Setup of north:
Design archon_top, start of the top module:
module archon_top (
    input wire clk,
    input wire reset,  
    input wire [15:0] external_entropy_in,  
    input wire [7:0] analog_entropy_raw,    
    input wire [1:0] ml_predicted_action,  
    input wire ml_risk_flag_top,           
    input wire manual_lock_top,            
    input wire analog_lock_override,
    input wire analog_flush_override,
    input wire quantum_override_signal,  
    input wire [1:0] mission_profile,          
    input wire override_authentication_valid,  
    input wire [7:0] entropy_threshold_fsm,    
    output wire [3:0] cpu_debug_pc,
    output wire [15:0] cpu_debug_instr,
    output wire cpu_debug_stall,
    output wire cpu_debug_flush,
    output wire cpu_debug_lock,
    output wire [7:0] cpu_debug_fsm_entropy_log,
    output wire [2:0] cpu_debug_fsm_instr_type_log,
    output wire cpu_debug_hazard_flag,
    output wire [1:0] cpu_debug_fsm_state,
    output wire cpu_debug_shock_detected,
    output wire [1:0] cpu_debug_classified_entropy,
    output wire system_enable_fire_pulse  
);
==> flow/config.mk <==
export PLATFORM = sky130hd
export DESIGN_NAME = archon_top
export DESIGN_NICKNAME = archon_top
export VERILOG_FILES = /design/flow/design.v
export SDC_FILE = /design/flow/constraint.sdc
export NUM_CORES = 4
export LEC_CHECK = 0
export CAP_MARGIN = 20
export CELL_PAD_IN_SITES_DETAIL_PLACEMENT = 1
export CORE_MARGIN = 2
export CORE_UTILIZATION = 26
export GPL_TIMING_DRIVEN = 0
export PLACE_DENSITY_LB_ADDON = 0.16
export SLEW_MARGIN = 20
==> flow/constraint.sdc <==
create_clock -name core_clock -period 13.7 [get_ports {clk}]
set_input_delay 2.7400 -clock core_clock [delete_from_list [all_inputs] [get_ports {clk}]]
set_output_delay 2.7400 -clock core_clock [all_outputs]
set_load 0.01 [all_outputs]
run.sh (not shown) runs the stock make flow with config.mk's settings and CLKGATE_MAP_FILE=.
north went all the way through the flow, and no timing, DRC or antenna check failed.
What south does differently from north at the input level:
# north
export LEC_CHECK = 0
export CAP_MARGIN = 20
export CELL_PAD_IN_SITES_DETAIL_PLACEMENT = 1
export CORE_MARGIN = 2
export CORE_UTILIZATION = 26
export GPL_TIMING_DRIVEN = 0
export PLACE_DENSITY_LB_ADDON = 0.16
export SLEW_MARGIN = 20
create_clock -name core_clock -period 13.7 [get_ports {clk}]
# south
export LEC_CHECK = 0
export CAP_MARGIN = 20
export CORE_MARGIN = 2
export CORE_UTILIZATION = 70
export SLEW_MARGIN = 20
create_clock -name core_clock -period 6.22 [get_ports {clk}]
## What came out
Going from north to south, the tally of filler cells in the layout was found to have gone down by 9876. Across north and south, a clean result was obtained everywhere but in south. south: flow complete, layout not clean; failing: setup timing. Startpoint of the most critical setup path: ml_predicted_action[0] -> south, ml_predicted_action[1] -> north. north → south: sequential share of layout area essentially unchanged, combinational power share up 3.7 points, detailed-route wire length -about 11%. The dominant power group comes out clock in one run and registers in the other, namely in north and south respectively. Area of the mapped netlist essentially unchanged between south and north. Summary of south over north: routing usage on met2 went up 38 points; design area grew by 140 sq um; critical path data required time fell 5.98 ns.
For east, these inputs were changed with respect to south:
# south
export LEC_CHECK = 0
export CAP_MARGIN = 20
export CORE_MARGIN = 2
export CORE_UTILIZATION = 70
export SLEW_MARGIN = 20
create_clock -name core_clock -period 6.22 [get_ports {clk}]
# east
export LEC_CHECK = 0
export CAP_MARGIN = 20
export CORE_MARGIN = 2
export CORE_UTILIZATION = 40
export SLEW_MARGIN = 20
create_clock -name core_clock -period 20.0 [get_ports {clk}]
==> results <==
- Across south and east, a clean result was obtained everywhere but in south.
- The flow for south finished, though final verification flagged setup timing.
- The worst endpoint data arrival time of east exceeds that of south by 5.69 ns.
- Re standard-cell row count: south and east aren't equal, and the higher value belongs to east.
- | layout overhead on the synthesized area | east vs south | 5.6 points lower |
- Comparing core utilization for south and east, the bigger number came from south.
- Between south and east, via count is lower for east, south comes in above that.

========
Starting RTL as in the previous note.
==> flow/config.mk <==
export PLATFORM = sky130hd
export DESIGN_NAME = archon_top
export DESIGN_NICKNAME = archon_top
export VERILOG_FILES = /design/flow/design.v
export SDC_FILE = /design/flow/constraint.sdc
export NUM_CORES = 4
export LEC_CHECK = 0
export ABC_AREA = 1
export CAP_MARGIN = 20
export CELL_PAD_IN_SITES_DETAIL_PLACEMENT = 0
export CORE_MARGIN = 2
export CORE_UTILIZATION = 32
export CTS_CLUSTER_DIAMETER = 146
export GPL_TIMING_DRIVEN = 0
export HOLD_SLACK_MARGIN = -0.01
export SLEW_MARGIN = 20
export TNS_END_PERCENT = 80
==> flow/constraint.sdc <==
create_clock -name core_clock -period 20.0 [get_ports {clk}]
set_input_delay 4.0000 -clock core_clock [delete_from_list [all_inputs] [get_ports {clk}]]
set_output_delay 4.0000 -clock core_clock [all_outputs]
set_load 0.01 [all_outputs]
==> next run, changes <==
ABC_AREA = unset   (was 1)
CELL_PAD_IN_SITES_DETAIL_PLACEMENT = unset   (was 0)
CORE_UTILIZATION = 66   (was 32)
CTS_CLUSTER_DIAMETER = unset   (was 146)
GPL_TIMING_DRIVEN = unset   (was 0)
HOLD_SLACK_MARGIN = unset   (was -0.01)
TNS_END_PERCENT = unset   (was 80)
clock period = 13.0 ns   (was 20.0 ns; I/O delays follow)
After rerunning: Worst setup slack got worse by 1.5 ns; first-iteration DRC count went up by 7.4%; hold slack improved by 0.0039 ns.
==> next run, changes <==
ABC_AREA = 1   (was unset)
CORE_UTILIZATION = 72   (was 66)
clock period = 23.9 ns   (was 13.0 ns; I/O delays follow)
- The new run finished with timing, DRC and antenna clean
- utilization goes up by 6.7 points
- sequential share of layout area goes up by 2.2 points
- cell area goes down by 6.8%
- cell count goes up by 8.7%
- clock power goes down by 51%
- die area goes down by 14%
==> next run, changes <==
ABC_AREA = unset   (was 1)
CORE_UTILIZATION = 44   (was 72)
clock period = 6.73 ns   (was 23.9 ns; I/O delays follow)
- Now the flow produced a layout that fails on setup timing
- sequential cell count is unchanged
- hold slack barely changes
- worst setup slack is worse by 7.9 ns
- final cell count came out higher by 4.2%
- sequential power grows to 3.4 times its value
- critical path depth is lower by 9
==> next run, changes <==
CORE_UTILIZATION = 34   (was 44)
clock period = 20.9 ns   (was 6.73 ns; I/O delays follow)
Outcome: With this change the flow completed with no timing, DRC or antenna violations; wire length is lower by a few percent; total power is lower by well over a third; design area is lower by a few percent; flip-flop count stays the same.
==> next run, changes <==
CORE_UTILIZATION = 71   (was 34)
CTS_CLUSTER_DIAMETER = 224   (was unset)
clock period = 10.7 ns   (was 20.9 ns; I/O delays follow)
Effect: With this change the flow finished with setup timing left. Critical path depth came out higher by 4. Worst setup slack degrades by 3.6 ns. Synthesized cell count is unchanged. Routed wire length hardly moves. Cell area came out lower by 0.73%. Sequential share of layout area came out higher by 0.22 points. Register-to-register slack degrades by 9.7 ns. Count of clock-buffer cells in the layout stays the same.
No activity file was given, so power comes from the tool's default toggle rates.
